Design kcpsm6, start of the top module:
module kcpsm6 (address, instruction, bram_enable, in_port, out_port, port_id, write_strobe, k_write_strobe, read_strobe, interrupt, interrupt_ack, sleep, reset, clk) ;
parameter [7:0] 	hwbuild = 8'h00 ;
parameter [11:0] 	interrupt_vector = 12'h3FF ;
parameter integer scratch_pad_memory_size = 64 ;   
output [11:0]	address ;
input	 [17:0]    	instruction ;
output		bram_enable ;
input	 [7:0]	in_port ;
output [7:0]	out_port ;
output [7:0]	port_id ;
output		write_strobe ;
output		k_write_strobe ;
output		read_strobe ;
input			interrupt ;
output		interrupt_ack ;
input			sleep ;
input			reset ;
input			clk ;
wire	[2:1]		t_state_value ;
wire	[2:1]		t_state ;
wire 			run_value ;
wire              run ;
wire  		internal_reset_value ;
wire 			internal_reset ;
wire 			sync_sleep ;
wire 			int_enable_type ;
wire 			interrupt_enable_value ;
wire			interrupt_enable ;
wire			sync_interrupt ;
wire 			active_interrupt_value ;
wire 			active_interrupt ;
wire	[2:0]		arith_logical_sel ;
wire			arith_carry_in ;
wire			arith_carry_value ;
wire			arith_carry ;
wire 	[7:0]		half_arith_logical ;
wire 	[7:0]		logical_carry_mask ;
wire 	[7:0]		carry_arith_logical ;
wire 	[7:0]		arith_logical_value ;
wire 	[7:0]		arith_logical_result ;
wire 	[7:0]		shift_rotate_value ;
wire 	[7:0]		shift_rotate_result ;
wire			shift_in_bit ;
wire 	[7:0]		alu_result ;
wire 	[1:0]		alu_mux_sel_value ;
wire 	[1:0]		alu_mux_sel ;
wire			strobe_type ;
  ...
For scale: roughly 63 I/O pins, roughly 0.056 mm² of cells after synthesis.
export LEC_CHECK = 0
export ABC_AREA = 0
export CAP_MARGIN = 10
export CELL_PAD_IN_SITES_DETAIL_PLACEMENT = 1
export CELL_PAD_IN_SITES_GLOBAL_PLACEMENT = 0
export CORE_MARGIN = 3
export CORE_UTILIZATION = 15
export CTS_CLUSTER_DIAMETER = 344
export GPL_TIMING_DRIVEN = 0
export MAX_ROUTING_LAYER = met4
export PLACE_DENSITY_LB_ADDON = 0.12
export SLEW_MARGIN = 15
export TNS_END_PERCENT = 5
create_clock -name core_clock -period 12.3 [get_ports {clk}]
run.sh (not shown) runs the stock make flow with config.mk's settings and CLKGATE_MAP_FILE=.
Then changed:
ABC_AREA = unset   (was 0)
CAP_MARGIN = 20   (was 10)
CELL_PAD_IN_SITES_DETAIL_PLACEMENT = unset   (was 1)
CELL_PAD_IN_SITES_GLOBAL_PLACEMENT = unset   (was 0)
CORE_MARGIN = 2   (was 3)
CORE_UTILIZATION = 8   (was 15)
CTS_CLUSTER_DIAMETER = unset   (was 344)
GPL_TIMING_DRIVEN = unset   (was 0)
MAX_ROUTING_LAYER = unset   (was met4)
PLACE_DENSITY = 0.6   (was unset)
PLACE_DENSITY_LB_ADDON = unset   (was 0.12)
SLEW_MARGIN = 20   (was 15)
TNS_END_PERCENT = unset   (was 5)
clock period = 9.08 ns   (was 12.3 ns; I/O delays follow)
The new run produced a clean layout. Clock-buffer cell count came out lower by 40. Core utilization came out lower by 8.5 points. Design area came out higher by 3.9%. Setup slack improves by 0.054 ns. Global-route usage came out lower by 8.3 points. Combinational power came out higher by about 10%. Die size came out higher by 86%. Routed wire length came out lower by 32%. Sequential share of layout area came out lower by 2.2 points.
Then changed:
CORE_UTILIZATION = 58   (was 8)
PLACE_DENSITY = unset   (was 0.6)
SETUP_SLACK_MARGIN = 1.61   (was unset)
clock period = 6.49 ns   (was 9.08 ns; I/O delays follow)
Design area fell by 11%.
Worst setup slack gets better by 0.15 ns.
Register-to-register slack is worse by 1.4 ns.
Power increases by 40%.
Synthesized area does not change.
Count of clock-buffer cells in the layout went up by 5.
Routed wire length is lower by 3.8%.
Then changed:
ABC_AREA = 1   (was unset)
CORE_UTILIZATION = 72   (was 58)
CTS_CLUSTER_SIZE = 11   (was unset)
PLACE_DENSITY_LB_ADDON = 0.2   (was unset)
SETUP_SLACK_MARGIN = 1.27   (was 1.61)
clock period = 4.36 ns   (was 6.49 ns; I/O delays follow)
The changed run died in 5_1_grt.
Die size is lower by 20%.
Synthesized cell count goes up by 31%.
Synthesized area fell by 1.3%.
Power is estimated from default activity; no workload was simulated.
